== run 1 ==
Design wrapper, start of the top module:
module wrapper #(
    parameter DATA_WIDTH = 32,
    parameter ADDR_WIDTH = 8,
    parameter RESP_WIDTH = 3
)
(
    input s3_axi_aclk,
    input s3_axi_aresetn,
    input [ADDR_WIDTH-1:0] s3_axi_awaddr,
    input s3_axi_awvalid,
    output wire s3_axi_awready,
    input [DATA_WIDTH-1:0] s3_axi_wdata,
    input [DATA_WIDTH/8:0] s3_axi_wstrb,
    input s3_axi_wvalid,
    output wire s3_axi_wready,
    output wire [RESP_WIDTH - 1:0] s3_axi_bresp,
    output wire s3_axi_bvalid,
    input s3_axi_bready,
    input [ADDR_WIDTH-1:0] s3_axi_araddr,
    input s3_axi_arvalid,
    output wire s3_axi_arready,
    output wire [DATA_WIDTH-1:0] s3_axi_rdata,
    output wire [RESP_WIDTH - 1:0] s3_axi_rresp,
    output wire s3_axi_rvalid,
    input s3_axi_rready
);
wire [ADDR_WIDTH-1:0] connect_slave1_awaddr;
wire connect_slave1_awvalid;
wire connect_slave1_awready;
wire [DATA_WIDTH-1:0] connect_slave1_wdata;
wire [DATA_WIDTH/8:0] connect_slave1_wstrb;
wire connect_slave1_wvalid;
wire connect_slave1_wready;
wire [RESP_WIDTH - 1:0] connect_slave1_bresp;
wire connect_slave1_bvalid;
wire connect_slave1_bready;
wire [ADDR_WIDTH-1:0] connect_slave1_araddr;
wire connect_slave1_arvalid;
wire connect_slave1_arready;
wire [DATA_WIDTH-1:0] connect_slave1_rdata;
wire [RESP_WIDTH - 1:0] connect_slave1_rresp;
wire connect_slave1_rvalid;
wire connect_slave1_rready;
wire [ADDR_WIDTH-1:0] connect_slave2_awaddr;
wire connect_slave2_awvalid;
wire connect_slave2_awready;
wire [DATA_WIDTH-1:0] connect_slave2_wdata;
wire [DATA_WIDTH/8:0] connect_slave2_wstrb;
wire connect_slave2_wvalid;
wire connect_slave2_wready;
wire [RESP_WIDTH - 1:0] connect_slave2_bresp;
wire connect_slave2_bvalid;
wire connect_slave2_bready;
wire [ADDR_WIDTH-1:0] connect_slave2_araddr;
wire connect_slave2_arvalid;
wire connect_slave2_arready;
wire [DATA_WIDTH-1:0] connect_slave2_rdata;
wire [RESP_WIDTH - 1:0] connect_slave2_rresp;
wire connect_slave2_rvalid;
wire connect_slave2_rready;
bus#(
    .DATA_WIDTH(DATA_WIDTH),
  ...
make LEC_CHECK=0 ABC_AREA=0 CAP_MARGIN=20 CORE_ASPECT_RATIO=0.71 CORE_MARGIN=2 CORE_UTILIZATION=72 CTS_CLUSTER_DIAMETER=332 CTS_CLUSTER_SIZE=21 GPL_TIMING_DRIVEN=1 MAX_ROUTING_LAYER=met5 PLACE_DENSITY_LB_ADDON=0.0 SETUP_SLACK_MARGIN=1.96 SLEW_MARGIN=20 finish   # period 6.92 ns
run.sh (not shown) runs the stock make flow with config.mk's settings and CLKGATE_MAP_FILE=.
In run 1 the implementation completed, yet the final layout does not meet the checks, the culprit being negative setup slack.
Edits applied to the flow inputs when going from run 1 to run 2:
- ABC_AREA no longer set, was 0
- SETUP_SLACK_MARGIN no longer set, was 1.96
- MAX_ROUTING_LAYER no longer set, was met5
- CORE_ASPECT_RATIO no longer set, was 0.71
- CTS_CLUSTER_DIAMETER no longer set, was 332
- CTS_CLUSTER_SIZE no longer set, was 21
- GPL_TIMING_DRIVEN no longer set, was 1
- the clock period (ns, I/O delays scaled along) now 7.71, was 6.92
--- outcome ---
Comparing run 2 against run 1, there is no change at all in yosys synthesis chip area.
Compared to run 1, run 2 leaves more free space in the core.
Not one of run 1 and run 2 finished clean.
| run 1 | all stages done | FAIL | negative setup slack |
Run 2: worst clock skew on the final layout 0.0057 ns above run 1
Core utilization at floorplan (run 2 over run 1): increase, 0.21 points
Diff run 2 and run 1: pre-CTS worst setup slack lower in run 1
Changes in run 3 relative to run 2:
- an added CTS_CLUSTER_SIZE of 72
- a change of the clock period (ns, I/O delays scaled along) from 7.71 to 7.41
Run 3 -> stages 100% | layout checks FAIL | negative setup slack. Run 3 against run 2: power consumption increased by 0.28 mW relative to the old numbers; number of iterations in the first detailed-routing pass increased by 2 relative to the old numbers; average wire per standard cell climbed 1.9 um.
Power and IR drop assume default switching activity.
